==> onyx <==
## CONV
module  CONV(
  input                      clk,
  input                      reset,
  output logic               busy,	
  input                      ready,	
  output logic        [13:0] iaddr,
  input               [7:0]  idata,	
  output logic               ioe,
  output logic               wen_L0,
  output logic               oe_L0,
  output logic        [13:0] addr_L0,
  output logic        [11:0] w_data_L0,
  input               [11:0] r_data_L0,
  output logic               wen_L1,
  output logic               oe_L1,
  output logic        [11:0] addr_L1,
  output logic        [11:0] w_data_L1,
  input               [11:0] r_data_L1,
  output logic               oe_weight,
  output logic        [15:0] addr_weight,
  input  logic signed [7:0]  r_data_weight,
  output logic               wen_L2,
  output logic        [3:0]  addr_L2,
  output logic        [31:0] w_data_L2
  );
  assign oe_L0 = 1'b0;
  localparam INITIAL0 = 0;
  localparam READ0    = 1;
  localparam EXECUTE0 = 2;
  localparam WRITE0   = 3;
  localparam DONE0    = 4;
  localparam EXECUTE1 = 0;
  localparam IDLE10   = 1;
  localparam WRITE1   = 2;
  localparam IDLE11   = 3;
  localparam DONE1    = 4;
  localparam INITIAL2 = 0;
  localparam IDLE20   = 1;
  localparam IDLE21   = 2;
  localparam READ2    = 3;
  localparam IDLE22   = 4;
  localparam IDLE23   = 5;
  localparam IDLE24   = 6;
  localparam IDLE25   = 7;
  localparam WRITE2   = 8;
  reg  [2:0]  layer0_cs;
  reg  [2:0]  layer0_ns;
  reg  [2:0]  layer1_cs;
  reg  [2:0]  layer1_ns;
  reg  [3:0]  layer2_cs;
  reg  [3:0]  layer2_ns;
  reg  [7:0]  column0_cnt;
  reg  [7:0]  column1_cnt;
  reg  [7:0]  row0_cnt;
  reg  [12:0] AfterFilter [0:8];
  reg  [7:0]  weight; 
  reg  [11:0] flatten;
  wire read0_done;
  wire read2_done;
  wire execute0_done;
  wire execute1_done;
  wire write0_done;
  wire write1_done;
  wire sr1_en;
  wire sr2_en;
  wire idle;
  assign read0_done = (iaddr==14'd130);
  assign read2_done = (addr_L1==4095);
  assign execute0_done = (iaddr==14'd133);
  assign execute1_done = (addr_L0==14'd129);
  assign write0_done = (addr_L0==16383);
  assign write1_done = (addr_L1==4095);
  ...
clock: 9.58 ns
lec_check: 0
cap_margin: 30
cell_pad_in_sites_global_placement: 0
core_margin: 7
core_utilization: 18
cts_cluster_diameter: 73
gpl_timing_driven: 1
hold_slack_margin: -0.08
max_routing_layer: met4
setup_slack_margin: 2.18
slew_margin: 20
run.sh (not shown) runs the stock make flow with config.mk's settings and CLKGATE_MAP_FILE=.
==> raven: changes against onyx <==
==> flow/config.mk (replaced) <==
export PLATFORM = sky130hd
export DESIGN_NAME = CONV
export DESIGN_NICKNAME = CONV
export VERILOG_FILES = /design/flow/design.v
export SDC_FILE = /design/flow/constraint.sdc
export NUM_CORES = 4
export LEC_CHECK = 0
export CAP_MARGIN = 20
export CORE_MARGIN = 2
export CORE_UTILIZATION = 72
export CTS_CLUSTER_DIAMETER = 30
export PLACE_DENSITY = 0.35
export SETUP_SLACK_MARGIN = 1.41
export SLEW_MARGIN = 20
==> flow/constraint.sdc (replaced) <==
create_clock -name core_clock -period 5.49 [get_ports {clk}]
set_input_delay 1.0980 -clock core_clock [delete_from_list [all_inputs] [get_ports {clk}]]
set_output_delay 1.0980 -clock core_clock [all_outputs]
set_load 0.01 [all_outputs]
==> out/metrics.cfg <==
[place]
placedCellCount=8457
globalplace.congestion=0.852
place_hpwl_mm=108
placed_area_um2=137000
pre_cts_ws_ps=-520

[status]
outcome=aborted with a tool error
first-error=[ERROR DPL-0033] detailed placement checks failed during check placement.
stop_stage=4_1_cts

[floorplanning]
rows=156
core_area_um2=181000
dieArea_um2=185000

# the run above: raven

==> out/metrics.cfg <==
[floorplanning]
core_area_um2=723000
dieArea_um2=751000

[logic_synthesis]
ys_area_um2=131000
ys_sh_adder=0.0318

[critical_path]
r2r_cells=22
slowest_delay_ps=630
critPathTopFamily=adder cells

[detailed_routing]
viasPerCell=3.11

[place]
placedCellCount=15560
globalplace.congestion=0.767
place_hpwl_mm=95.4

[power]
total_power_mw=36.1
p_seq_mw=19.1

[status]
outcome=finished clean

[worst_hold_path]
hold_path_depth=0

# the run above: onyx

